## pcie_pio_ctrl
module pcie_pio_ctrl (
  input          clk,
  input          reset,
  input          tvalid,
  input  [63:0]  tdata,
  output         tready,
  input  [7:0]   tstrb,
  input  [21:0]  tuser,
  input          tlast,
  output [7:0]   cfg_addr,
  output [31:0]  cfg_wr_data,
  output         cfg_rd_cmd,
  output         cfg_wr_cmd,
  input  [31:0]  cfg_rd_data,
  input          cfg_valid,
  output         fifo0_wr_cmd,
  output [131:0] fifo0_wr_data,
  input          fifo0_empty_flag,
  input          fifo0_full_flag,
  input          fifo0_prog_full_flag,
  input          fifo1_full_flag,
  input          fifo1_empty_flag,
  output         fifo1_rd_cmd,
  input  [131:0] fifo1_rd_data,
  input  [7:0]   cfg_bus_number,
  input  [4:0]   cfg_device_number,
  input  [2:0]   cfg_function_number,
  input          lnk_up,
  input          cfg_to_turnoff,
  output         cfg_to_turnoff_ok,
  output         tx_tvalid,
  output [63:0]  tx_tdata,
  input          tx_tready,
  output [7:0]   tx_tstrb,
  output         tx_tlast
);
clock: 3.3 ns
lec_check: 0
cap_margin: 20
cell_pad_in_sites_detail_placement: 2
cell_pad_in_sites_global_placement: 1
core_margin: 2
core_utilization: 40
cts_cluster_size: 35
gpl_timing_driven: 0
min_routing_layer: met2
slew_margin: 10
tns_end_percent: 45
run.sh (not shown) runs the stock make flow with config.mk's settings and CLKGATE_MAP_FILE=.
The baseline produced a layout that fails on slew limit, setup timing.
Edit:
Settings changed: CELL_PAD_IN_SITES_DETAIL_PLACEMENT 2 to default, CELL_PAD_IN_SITES_GLOBAL_PLACEMENT 1 to default, CORE_UTILIZATION 40 to 19, CTS_CLUSTER_SIZE 35 to default, GPL_TIMING_DRIVEN 0 to default, MIN_ROUTING_LAYER met2 to default, SLEW_MARGIN 10 to 20, TNS_END_PERCENT 45 to default.
Clock period 3.3 ns to 13.2 ns, I/O delays scaled along.
Outcome: The new run passed the timing, DRC and antenna checks; worst setup slack improved by 8.0 ns; routed wire length decreases by 20%; via count goes down by 31%; power decreases by 76%; synthesized area is unchanged; die area rises by 110%.
Edit:
Settings changed: CORE_UTILIZATION 19 to 40, CTS_CLUSTER_SIZE from default to 35.
Clock period 13.2 ns to 4.38 ns, I/O delays scaled along.
- global-route usage came out higher by 12 points
- register-to-register slack got worse by 8.1 ns
- routed wire length came out lower by 11%
- utilization is higher by 25 points
- cell count drops by 22%
- setup slack degrades by 6.5 ns
- first-iteration DRC count fell by 8.2%
- sequential power rose to 3.0 times its value

* * *

pcie_pio_ctrl again, from the RTL that the note above started with.
clock: 3.27 ns
lec_check: 0
cap_margin: 20
core_margin: 2
core_utilization: 59
slew_margin: 20
Then changed:
--- a/flow/config.mk
+++ b/flow/config.mk
@@ -9,3 +9,3 @@
 export CORE_MARGIN = 2
-export CORE_UTILIZATION = 59
+export CORE_UTILIZATION = 19
 export SLEW_MARGIN = 20
==> flow/constraint.sdc (replaced) <==
create_clock -name core_clock -period 13.8 [get_ports {clk}]
set_input_delay 2.7600 -clock core_clock [delete_from_list [all_inputs] [get_ports {clk}]]
set_output_delay 2.7600 -clock core_clock [all_outputs]
set_load 0.01 [all_outputs]
- The changed run passed the timing, DRC and antenna checks
- clock power goes down by well over a third
- hold slack improved by 0.33 ns
- power fell by well over a third
- routed wire length grows by about a fifth
- register-to-register slack gets better by 9.3 ns
- final area goes up by a few percent
- via count drops slightly
- die size went up to 3.1 times its value
- sequential power goes down by well over a third
- setup slack gains 7.9 ns
- non-clock buffer count is lower by 87
Then changed:
--- a/flow/config.mk
+++ b/flow/config.mk
@@ -9,3 +9,4 @@
 export CORE_MARGIN = 2
-export CORE_UTILIZATION = 19
+export CORE_UTILIZATION = 66
+export SETUP_SLACK_MARGIN = 0.36
 export SLEW_MARGIN = 20
==> flow/constraint.sdc (replaced) <==
create_clock -name core_clock -period 2.81 [get_ports {clk}]
set_input_delay 0.5620 -clock core_clock [delete_from_list [all_inputs] [get_ports {clk}]]
set_output_delay 0.5620 -clock core_clock [all_outputs]
set_load 0.01 [all_outputs]
First-iteration DRC count climbs by 33%.
Synthesized cell count is unchanged.
Critical path depth climbs by 1.
Then changed:
--- a/flow/config.mk
+++ b/flow/config.mk
@@ -9,4 +9,5 @@
 export CORE_MARGIN = 2
-export CORE_UTILIZATION = 66
-export SETUP_SLACK_MARGIN = 0.36
+export CORE_UTILIZATION = 70
+export CTS_CLUSTER_SIZE = 46
+export SETUP_SLACK_MARGIN = 0.14
 export SLEW_MARGIN = 20
=> The changed run went through all stages and came out clean. Worst hold slack gets worse by 0.059 ns. Design area drops by 0.57%. Non-clock buffer count drops by 28. Combinational power barely changes. Critical path depth drops by 1. Sequential power is about the same. Wire length climbs by 2.1%. Flip-flop count is unchanged. Global-route usage climbs by 3.2 points. Worst setup slack gets worse by 0.16 ns. Sequential share of layout area climbs by 0.29 points.
Then changed:
--- a/flow/config.mk
+++ b/flow/config.mk
@@ -9,5 +9,6 @@
 export CORE_MARGIN = 2
-export CORE_UTILIZATION = 70
-export CTS_CLUSTER_SIZE = 46
-export SETUP_SLACK_MARGIN = 0.14
+export CORE_UTILIZATION = 72
+export CTS_CLUSTER_SIZE = 14
+export PLACE_DENSITY = 0.95
+export SETUP_SLACK_MARGIN = 0.36
 export SLEW_MARGIN = 20
Result: This time the run aborted during global routing, error ODB-0269. Synthesized area does not change. Die area is lower by 2.7%. Synthesized cell count does not change.

* * *

Setup of run 1:
Starting RTL as in the previous note.
make LEC_CHECK=0 CAP_MARGIN=20 CORE_MARGIN=2 CORE_UTILIZATION=42 CTS_CLUSTER_DIAMETER=384 GPL_TIMING_DRIVEN=0 MAX_ROUTING_LAYER=met4 PLACE_DENSITY_LB_ADDON=0.25 SETUP_SLACK_MARGIN=1.03 SLEW_MARGIN=15 finish   # period 3.8 ns
Modified inputs, run 2 compared to run 1
Settings: removing CTS_CLUSTER_DIAMETER (formerly 384); removing SETUP_SLACK_MARGIN (formerly 1.03); changing SLEW_MARGIN from 15 to 20; changing CORE_UTILIZATION from 42 to 40; removing MAX_ROUTING_LAYER (formerly met4); removing PLACE_DENSITY_LB_ADDON (formerly 0.25); removing GPL_TIMING_DRIVEN (formerly 0); changing the clock period (ns, I/O delays scaled along) from 3.8 to 5.05.
Findings:
From run 1 to run 2 the numbers moved as follows: total power of the final layout moved down; cell area after layout decreased 0.0025 mm^2; number of cells on the worst reg-to-reg path increased by 3 relative to the old numbers.
> inputs changed (run 2 -> run 3)
Settings: CORE_UTILIZATION changed from 40 to 59; the clock period (ns, I/O delays scaled along) changed from 5.05 to 4.52.
### Flow results
- Relative to run 2, the layout clock buffer count measured on run 3 has decreased by a few percent.
- Diff run 2 -> run 3 | detailed-route via count | down slightly
- [compare] base=run 2 new=run 3: clock power share up 0.3 points, static leakage flat, cell count down 8.7%.
- Compared with run 2, in run 3 design internal power picked up an extra 2.6 mW, non-clock buffer count decreased by about 1.6% relative to the old numbers, final design area excluding fillers lost about 1%.
- Post-detailed-routing wire length, run 2 and run 3: larger value in run 2
Input-level comparison between run 4 and run 3:
Settings: putting SETUP_SLACK_MARGIN at 0.72 where nothing was set; swapping 59 for 66 in CORE_UTILIZATION; swapping 4.52 for 2.81 in the clock period (ns, I/O delays scaled along).
- Route | run 4 vs run 3 | wire longer in run 4
- Comparing run 3 against run 4, there is no change at all in number of endpoints with negative hold slack in the final report.
- On period utilization, the lower figure sits with run 3, not run 4.
- Going from run 3 to run 4, areal power density over the cells went up 48%; utilization went up 17 points; clock network power share went down 0.8 points; routing usage on met1 went up 7.0 points.
- Comparing run 3 and run 4, the higher worst endpoint data arrival time was measured on run 3.
- Run 4 finished all stages; the layout is clean.
- Run 4 ended with less total number of placement rows than run 3.
- Re worst hold margin: run 4 is 120 ps down on run 3.

* * *

Starting RTL as in the previous note.
clock: 7.58 ns
lec_check: 0
abc_area: 1
cap_margin: 20
core_margin: 2
core_utilization: 72
cts_cluster_diameter: 318
place_density: 0.38
slew_margin: 20
The starting point finished with timing, DRC and antenna clean.
Then changed:
ABC_AREA = not set   (was 1)
CORE_UTILIZATION = 46   (was 72)
CTS_CLUSTER_DIAMETER = not set   (was 318)
PLACE_DENSITY = not set   (was 0.38)
clock period = 5.05 ns   (was 7.58 ns; I/O delays follow)
After rerunning: The changed run finished with timing, DRC and antenna clean; synthesized area falls by a few percent; die size came out higher by well over a third; wire length came out lower slightly; via count came out lower by about a fifth; critical path depth shrinks by 2; cell count decreases by about a fifth; power is higher by well over a third; setup slack loses 1.1 ns; clock power went up by well over a third; sequential cell count is unchanged; clock-buffer cell count went up by 28.
Then changed:
CORE_UTILIZATION = 58   (was 46)
clock period = 2.95 ns   (was 5.05 ns; I/O delays follow)
Effect:
- The new run passed the timing, DRC and antenna checks
- fmax increases by 25%
- die area goes down by 20%
- setup slack is worse by 1.4 ns
- power goes up by 68%
- global-route usage went up by 6.4 points
- first-iteration DRC count went down by 2.3%
- worst hold slack loses 0.087 ns
- non-clock buffer count grows by 82
Then changed:
CORE_UTILIZATION = 72   (was 58)
CTS_CLUSTER_DIAMETER = 30   (was not set)
CTS_CLUSTER_SIZE = 23   (was not set)
SETUP_SLACK_MARGIN = 0.85   (was not set)
What happened: Now the flow aborted during 5_1_grt; synthesized area does not change; die size went down by about a fifth; synthesized cell count is unchanged.

* * *

## run A
pcie_pio_ctrl again, from the RTL that the note above started with.
==> flow/config.mk <==
export PLATFORM = sky130hd
export DESIGN_NAME = pcie_pio_ctrl
export DESIGN_NICKNAME = pcie_pio_ctrl
export VERILOG_FILES = /design/flow/design.v
export SDC_FILE = /design/flow/constraint.sdc
export NUM_CORES = 4
export LEC_CHECK = 0
export ABC_AREA = 0
export CAP_MARGIN = 20
export CELL_PAD_IN_SITES_DETAIL_PLACEMENT = 1
export CORE_ASPECT_RATIO = 1.36
export CORE_MARGIN = 2
export CORE_UTILIZATION = 28
export GPL_ROUTABILITY_DRIVEN = 1
export PLACE_DENSITY = 0.55
export SLEW_MARGIN = 20
==> flow/constraint.sdc <==
create_clock -name core_clock -period 5.61 [get_ports {clk}]
set_input_delay 1.1220 -clock core_clock [delete_from_list [all_inputs] [get_ports {clk}]]
set_output_delay 1.1220 -clock core_clock [all_outputs]
set_load 0.01 [all_outputs]
The following lists how run B was set up differently from run A:
- CORE_UTILIZATION: 28 -> 68
- PLACE_DENSITY: 0.55 -> unset
- CORE_ASPECT_RATIO: 1.36 -> unset
- CELL_PAD_IN_SITES_DETAIL_PLACEMENT: 1 -> unset
- ABC_AREA: 0 -> 1
- GPL_ROUTABILITY_DRIVEN: 1 -> unset
- the clock period (ns, I/O delays scaled along): 5.61 -> 13.8
### Flow results
Re number of global-route vias before repair: run B is 4790 up on run A.
Looking at critical path class, the in -> reg result is from run B; the reg -> reg one comes from run A.
Summary of run B over run A: die area lost 130000 um^2; critical path arrival up 1.61 ns.
Inputs modified between run B and run C:
- CORE_UTILIZATION now 57, was 68
- the clock period (ns, I/O delays scaled along) now 5.95, was 13.8
## What came out
- Worst-path maximum fanout: run C vs run B down 33%
- Run C vs. run B: number of antenna violations at the first check in global routing saw a decrease, sequential power picked up an extra 130%, wire length on met3 went down.
Inputs modified between run C and run D:
- CORE_UTILIZATION: 57 -> 70
- the clock period (ns, I/O delays scaled along): 5.95 -> 13.2
[summary]
For run C, the termination of the worst setup path was u_enc.buffer[61]$_SDFFCE_PP0P_, unlike run D, where it was u_rf.array_reg[14][8]$_SDFFCE_PN1P_. nor2_4 as the worst-path cell with the longest stage delay was reported by run D, and buf_4 by run C. | fraction of power consumed by combinational cells | run D vs run C | ≈ equal |. Compared with run C, vertical die dimension in run D decreased by a little under 10%. Comparing half-perimeter wire length after placement for run D and run C, the smaller number came from run D.

* * *

pcie_pio_ctrl again, from the RTL that the note above started with.
clock: 2.84 ns
lec_check: 0
abc_area: 0
cap_margin: 20
cell_pad_in_sites_detail_placement: 0
core_aspect_ratio: 0.91
core_margin: 2
core_utilization: 64
gpl_timing_driven: 1
place_density: 0.63
setup_slack_margin: 0.72
slew_margin: 20
tns_end_percent: 90
Next try:
Settings changed: CORE_ASPECT_RATIO 0.91 to 1.67, CORE_UTILIZATION 64 to 68, PLACE_DENSITY 0.63 to not set, PLACE_DENSITY_LB_ADDON set to 0.02, SETUP_SLACK_MARGIN 0.72 to 1.1.
Clock period 2.84 ns to 7.44 ns, I/O delays scaled along.
After rerunning: The new run completed without violations. Wire length went down by 7.5%. Sequential power went down by 62%. Setup slack improved by 2.6 ns. Final area went down by 8.4%. Register-to-register slack improved by 3.3 ns. Clock-buffer cell count went down by 49. Utilization went down by 2.4 points. Synthesized cell count is unchanged. Non-clock buffer count went down by 353. First-iteration DRC count went down by 16%.

* * *

== the previous run ==
pcie_pio_ctrl again, from the RTL that the note above started with.
Design pcie_pio_ctrl, start of the top module:
module pcie_pio_ctrl (
  input          clk,
  input          reset,
  input          tvalid,
  input  [63:0]  tdata,
  output         tready,
  input  [7:0]   tstrb,
  input  [21:0]  tuser,
  input          tlast,
  output [7:0]   cfg_addr,
  output [31:0]  cfg_wr_data,
  output         cfg_rd_cmd,
  output         cfg_wr_cmd,
  input  [31:0]  cfg_rd_data,
  input          cfg_valid,
  output         fifo0_wr_cmd,
  output [131:0] fifo0_wr_data,
  input          fifo0_empty_flag,
  input          fifo0_full_flag,
  input          fifo0_prog_full_flag,
  input          fifo1_full_flag,
  input          fifo1_empty_flag,
  output         fifo1_rd_cmd,
  input  [131:0] fifo1_rd_data,
  input  [7:0]   cfg_bus_number,
  input  [4:0]   cfg_device_number,
  input  [2:0]   cfg_function_number,
  input          lnk_up,
  input          cfg_to_turnoff,
  output         cfg_to_turnoff_ok,
  output         tx_tvalid,
  output [63:0]  tx_tdata,
  input          tx_tready,
  output [7:0]   tx_tstrb,
  output         tx_tlast
);
make LEC_CHECK=0 ABC_AREA=0 CAP_MARGIN=20 CELL_PAD_IN_SITES_DETAIL_PLACEMENT=0 CORE_ASPECT_RATIO=1.67 CORE_MARGIN=2 CORE_UTILIZATION=64 GPL_TIMING_DRIVEN=1 PLACE_DENSITY_LB_ADDON=0.02 SLEW_MARGIN=20 TNS_END_PERCENT=90 finish   # period 2.87 ns
Relative to the previous run, the following input files were edited for the current run:
--- a/flow/config.mk
+++ b/flow/config.mk
@@ -7,11 +7,13 @@
 export LEC_CHECK = 0
 export ABC_AREA = 0
-export CAP_MARGIN = 20
+export CAP_MARGIN = 25
 export CELL_PAD_IN_SITES_DETAIL_PLACEMENT = 0
 export CORE_ASPECT_RATIO = 1.67
 export CORE_MARGIN = 2
-export CORE_UTILIZATION = 64
+export CORE_UTILIZATION = 72
 export GPL_TIMING_DRIVEN = 1
-export PLACE_DENSITY_LB_ADDON = 0.02
+export HOLD_SLACK_MARGIN = -0.1
+export PLACE_DENSITY_LB_ADDON = 0.01
+export SETUP_SLACK_MARGIN = 2.21
 export SLEW_MARGIN = 20
 export TNS_END_PERCENT = 90
==> flow/constraint.sdc <==
create_clock -name core_clock -period 7.44 [get_ports {clk}]
set_input_delay 1.4880 -clock core_clock [delete_from_list [all_inputs] [get_ports {clk}]]
set_output_delay 1.4880 -clock core_clock [all_outputs]
set_load 0.01 [all_outputs]
### Flow results
Compared with the previous run, first-pass GRT wire length in the current run decreased slightly. From the previous run to the current run, synthesized-area fraction occupied by adder cells did not move at all. Higher design area was reported by the previous run, not the current run. The current run against the previous run: part of the total power dissipated in the clock network -0.6 points; worst setup slack +2.54 ns; fraction of the core area occupied by cells at floorplan +7.8 points; final standard cell utilization of the core +6.9 points. Of the current run and the previous run, the previous run shows the higher number of global-route vias before repair, with the current run below it. Compared with the previous run, in the current run power per standard cell area lost about 60%; fraction of power spent switching nets neither gained nor lost much; post-route clock period utilization lost 32 points.

* * *

Starting RTL as in the previous note.
clock: 2.81 ns
lec_check: 0
cap_margin: 20
core_margin: 2
core_utilization: 72
cts_cluster_size: 96
place_density: 0.95
setup_slack_margin: 0.36
slew_margin: 20
The first run failed in 5_1_grt (ODB-0269).
==> next run, changes <==
Settings changed: CTS_CLUSTER_SIZE 96 to not set, PLACE_DENSITY 0.95 to not set, SETUP_SLACK_MARGIN 0.36 to -0.28.
Now the flow finished with setup timing left.
Area after synthesis does not change.
Synthesized cell count does not change.
Die size is unchanged.
==> next run, changes <==
Settings changed: CTS_CLUSTER_DIAMETER set to 400, CTS_CLUSTER_SIZE set to 10, PLACE_DENSITY_LB_ADDON set to 0.07, SETUP_SLACK_MARGIN -0.28 to 0.44.
The changed run finished with setup timing left.
Worst setup slack gets better by 0.056 ns.
Maximum frequency increases by 2.0%.
Power increases by 0.38%.
Flip-flop count stays the same.
Wire length increases by 8.6%.
Global-route usage increases by 2.2 points.
Clock power stays flat.
Design area increases by 2.3%.
Final cell count increases by 1.4%.
Worst hold slack gets better by 0.0098 ns.
Power figures rest on the tool's default switching activity, not on a simulated workload.
